==> inputs of run a <==
// day3_part2_top
module day3_part2_top( clk, rst, rom_addr, rom_data, sum, done );
    input clk;
    input rst;
    output [13:0] rom_addr;
    input [7:0] rom_data;
    output [31:0] sum;
    output done;
    reg [13:0] addr;
    wire [7:0] rom_out;
    reg [63:0] sub_group1;
    reg [63:0] sub_group2;
    reg [63:0] sub_group3;
    reg [63:0] comparator;
    reg [7:0] value;
    reg [31:0] sum_triples;
    localparam READ_1 = 3'b000, READ_2 = 3'b001, READ_3 = 3'b010, COMPARE = 3'b011, GET_VAL = 3'b100, CHECK = 3'b101, DONE = 3'b110;
    reg [2:0] state;
    reg int_done;
    assign sum = sum_triples;
    assign done = int_done;
    assign rom_addr = addr;
    assign rom_out = rom_data;
    always @ (posedge clk)
    begin
    if (rst)
    begin
        addr <= 14'b0;
        sub_group1 <= 64'b0;
        sub_group2 <= 64'b0;
        sub_group3 <= 64'b0;
        comparator <= 64'b0;
        value <= 8'b0;
        sum_triples <= 32'b0;
        state <= READ_1;
        int_done <= 1'b0;
    end
    else
    case (state)
    READ_1:
    begin
        addr <= addr + 1;
        if (rom_out == 8'b0)
            state <= READ_2;
        else
            sub_group1[rom_out] <= 1'b1;
    end
    READ_2:
    begin
        addr <= addr + 1;
        if (rom_out == 8'b0)
            state <= READ_3;
        else
            sub_group2[rom_out] <= 1'b1;
    end
    READ_3:
    begin
        addr <= addr + 1;
        if (rom_out == 8'b0)
            state <= COMPARE;
        else
            sub_group3[rom_out] <= 1'b1;
    end
    COMPARE:
    begin
  ...
make LEC_CHECK=0 ABC_AREA=0 CAP_MARGIN=20 CORE_ASPECT_RATIO=0.69 CORE_MARGIN=2 CORE_UTILIZATION=72 CTS_CLUSTER_DIAMETER=371 CTS_CLUSTER_SIZE=97 PLACE_DENSITY=0.41 SLEW_MARGIN=20 finish   # period 1.83 ns
run.sh (not shown) runs the stock make flow with config.mk's settings and CLKGATE_MAP_FILE=.
==> run b (differences from run a) <==
--- a/flow/config.mk
+++ b/flow/config.mk
@@ -9,8 +9,12 @@
 export CAP_MARGIN = 20
-export CORE_ASPECT_RATIO = 0.69
+export CELL_PAD_IN_SITES_GLOBAL_PLACEMENT = 0
 export CORE_MARGIN = 2
-export CORE_UTILIZATION = 72
-export CTS_CLUSTER_DIAMETER = 371
-export CTS_CLUSTER_SIZE = 97
-export PLACE_DENSITY = 0.41
-export SLEW_MARGIN = 20
+export CORE_UTILIZATION = 71
+export CTS_CLUSTER_DIAMETER = 204
+export CTS_CLUSTER_SIZE = 58
+export GPL_ROUTABILITY_DRIVEN = 1
+export GPL_TIMING_DRIVEN = 1
+export MIN_ROUTING_LAYER = met1
+export PLACE_DENSITY_LB_ADDON = 0.29
+export SLEW_MARGIN = 40
+export TNS_END_PERCENT = 65
==> notes <==
Run a ended with an error in 4_1_cts. Run b did not get past 5_1_grt. Between run a and run b, the lower die size is in run a (gap about 1.2%, measured against run b). Synthesized area is the same in run a and run b. Synthesized cell count is the same in run b and run a.
==> figures <==
Synth area leader: run b dfxtp_1; run a dfxtp_1
HPWL after DPL: run b 28200 um; run a 30400 um
Die Y: run b 138 um; run a 115 um
Xor/xnor share of the synthesized area: run b 2.05%; run a 2.05%
Chip footprint: run b 19100 um^2; run a 18900 um^2
Final GP Congestion: run b 0.928; run a 0.949
Core Footprint: run b 17800 um^2; run a 17400 um^2
Result of the run: run b stopped before the end; run a stopped before the end
Stage where the flow stopped: run b 5_1_grt; run a 4_1_cts
Yosys cell count: run b 1494; run a 1494
Core utilization before placement: run b 71.9%; run a 73.6%
Post-place instance area: run b 15700 um^2; run a 15900 um^2
Number of core rows: run b 49; run a 40
Number of placed cells counting well taps: run b 1943; run a 1957
DIE WIDTH: run b 138 um; run a 165 um
Synth flops: run b 318; run a 318
Pre-CTS setup slack: run b -1040 ps; run a -1050 ps

* * *

==> inputs of quartz <==
==> flow/design.v <==
`timescale 1ns / 1ps
module day3_part2_top( clk, rst, rom_addr, rom_data, sum, done );
    input clk;
    input rst;
    output [13:0] rom_addr;
    input [7:0] rom_data;
    output [31:0] sum;
    output done;
    reg [13:0] addr;
    wire [7:0] rom_out;
    reg [63:0] sub_group1;
    reg [63:0] sub_group2;
    reg [63:0] sub_group3;
    reg [63:0] comparator;
    reg [7:0] value;
    reg [31:0] sum_triples;
    localparam READ_1 = 3'b000, READ_2 = 3'b001, READ_3 = 3'b010, COMPARE = 3'b011, GET_VAL = 3'b100, CHECK = 3'b101, DONE = 3'b110;
    reg [2:0] state;
    reg int_done;
    assign sum = sum_triples;
    assign done = int_done;
    assign rom_addr = addr;
    assign rom_out = rom_data;
    always @ (posedge clk)
    begin
    if (rst)
    begin
        addr <= 14'b0;
        sub_group1 <= 64'b0;
        sub_group2 <= 64'b0;
        sub_group3 <= 64'b0;
        comparator <= 64'b0;
        value <= 8'b0;
        sum_triples <= 32'b0;
        state <= READ_1;
        int_done <= 1'b0;
    end
    else
    case (state)
    READ_1:
    begin
        addr <= addr + 1;
        if (rom_out == 8'b0)
            state <= READ_2;
        else
            sub_group1[rom_out] <= 1'b1;
    end
    READ_2:
    begin
        addr <= addr + 1;
        if (rom_out == 8'b0)
            state <= READ_3;
        else
            sub_group2[rom_out] <= 1'b1;
    end
    READ_3:
    begin
        addr <= addr + 1;
        if (rom_out == 8'b0)
            state <= COMPARE;
        else
            sub_group3[rom_out] <= 1'b1;
    end
    COMPARE:
    begin
        comparator <= sub_group1 & sub_group2 & sub_group3;
        if ((sub_group1 & sub_group2 & sub_group3) != 64'b0)
        begin
            value <= 8'b0;
            state <= GET_VAL;
        end
        else
        begin
            state <= CHECK;
        end
    end
    GET_VAL:
    begin
        comparator <= comparator >> 1;
        value <= value + 1;
        if (comparator == 1'b1)
        begin
            state <= CHECK;
            sum_triples <= sum_triples + value;
        end
    end
    CHECK:
    begin
        if (rom_out == 8'b0)
            state <= DONE;
        else
        begin
            state <= READ_1;
            sub_group1 <= 64'b0;
            sub_group2 <= 64'b0;
            sub_group3 <= 64'b0;
            comparator <= 64'b0;
        end
    end
    DONE:
    begin
        int_done <= 1'b1;
    end
    endcase
    end
endmodule
==> flow/run.sh <==
#!/bin/bash
# the make line also repeats each setting of config.mk as NAME=value (left out here)
make -C /OpenROAD-flow-scripts/flow DESIGN_CONFIG=/design/flow/config.mk WORK_HOME=/design/flow/orfs CLKGATE_MAP_FILE= finish
==> flow/config.mk <==
export PLATFORM = sky130hd
export DESIGN_NAME = day3_part2_top
export DESIGN_NICKNAME = day3_part2_top
export VERILOG_FILES = /design/flow/design.v
export SDC_FILE = /design/flow/constraint.sdc
export NUM_CORES = 4
export LEC_CHECK = 0
export ABC_AREA = 0
export CAP_MARGIN = 20
export CORE_MARGIN = 2
export CORE_UTILIZATION = 70
export CTS_CLUSTER_DIAMETER = 203
export CTS_CLUSTER_SIZE = 36
export SLEW_MARGIN = 20
==> flow/constraint.sdc <==
create_clock -name core_clock -period 1.87 [get_ports {clk}]
set_input_delay 0.3740 -clock core_clock [delete_from_list [all_inputs] [get_ports {clk}]]
set_output_delay 0.3740 -clock core_clock [all_outputs]
set_load 0.01 [all_outputs]
==> xenon: changes against quartz <==
==> flow/config.mk (replaced) <==
export PLATFORM = sky130hd
export DESIGN_NAME = day3_part2_top
export DESIGN_NICKNAME = day3_part2_top
export VERILOG_FILES = /design/flow/design.v
export SDC_FILE = /design/flow/constraint.sdc
export NUM_CORES = 4
export LEC_CHECK = 0
export CAP_MARGIN = 35
export CORE_MARGIN = 9
export CORE_UTILIZATION = 40
export SLEW_MARGIN = 20
==> flow/constraint.sdc (replaced) <==
create_clock -name core_clock -period 4.0 [get_ports {clk}]
set_input_delay 0.8000 -clock core_clock [delete_from_list [all_inputs] [get_ports {clk}]]
set_output_delay 0.8000 -clock core_clock [all_outputs]
set_load 0.01 [all_outputs]
==> violet: changes against quartz <==
--- a/flow/config.mk
+++ b/flow/config.mk
@@ -10,5 +10,5 @@
 export CORE_MARGIN = 2
-export CORE_UTILIZATION = 70
+export CORE_UTILIZATION = 68
 export CTS_CLUSTER_DIAMETER = 203
-export CTS_CLUSTER_SIZE = 36
+export CTS_CLUSTER_SIZE = 30
 export SLEW_MARGIN = 20
==> flow_metrics.env <==
# flow metrics
export IMPL_rows=49
export IMPL_die_h_um=139
export IMPL_error="[ERROR DPL-0033] detailed placement checks failed during check placement."
export IMPL_fp_util_pct=71.4
export IMPL_dp_cells=1954
export IMPL_stop_stage="4_1_cts"
export IMPL_dieWidth_um=139
export IMPL_dpl_instance_area_um2=15900
export IMPL_place_ws_ns=-0.945
export IMPL_status="stopped before the end"
That was quartz.
==> flow_metrics.env <==
# flow metrics
export IMPL_fp_util_pct=40.6
export IMPL_rsz0062_at_grt="false"
export IMPL_status="timing/DRC/antenna clean"
export IMPL_dp_cells=1882
export IMPL_dpl_instance_area_um2=13800
export IMPL_p_leak_nw=5.00
export IMPL_die_h_um=197
export IMPL_rows=65
export IMPL_place_ws_ns=0.324
export IMPL_hold_viol_final=0
That was xenon.
==> flow_metrics.env <==
# flow metrics
export IMPL_status="stopped before the end"
export IMPL_fp_util_pct=69.0
export IMPL_die_h_um=141
export IMPL_place_ws_ns=-0.981
export IMPL_rows=50
export IMPL_dp_cells=1964
export IMPL_dieWidth_um=141
export IMPL_stop_stage="5_1_grt"
export IMPL_error="[ERROR DPL-0038] Utilization greater than 100%, impossible to legalize"
That was violet.
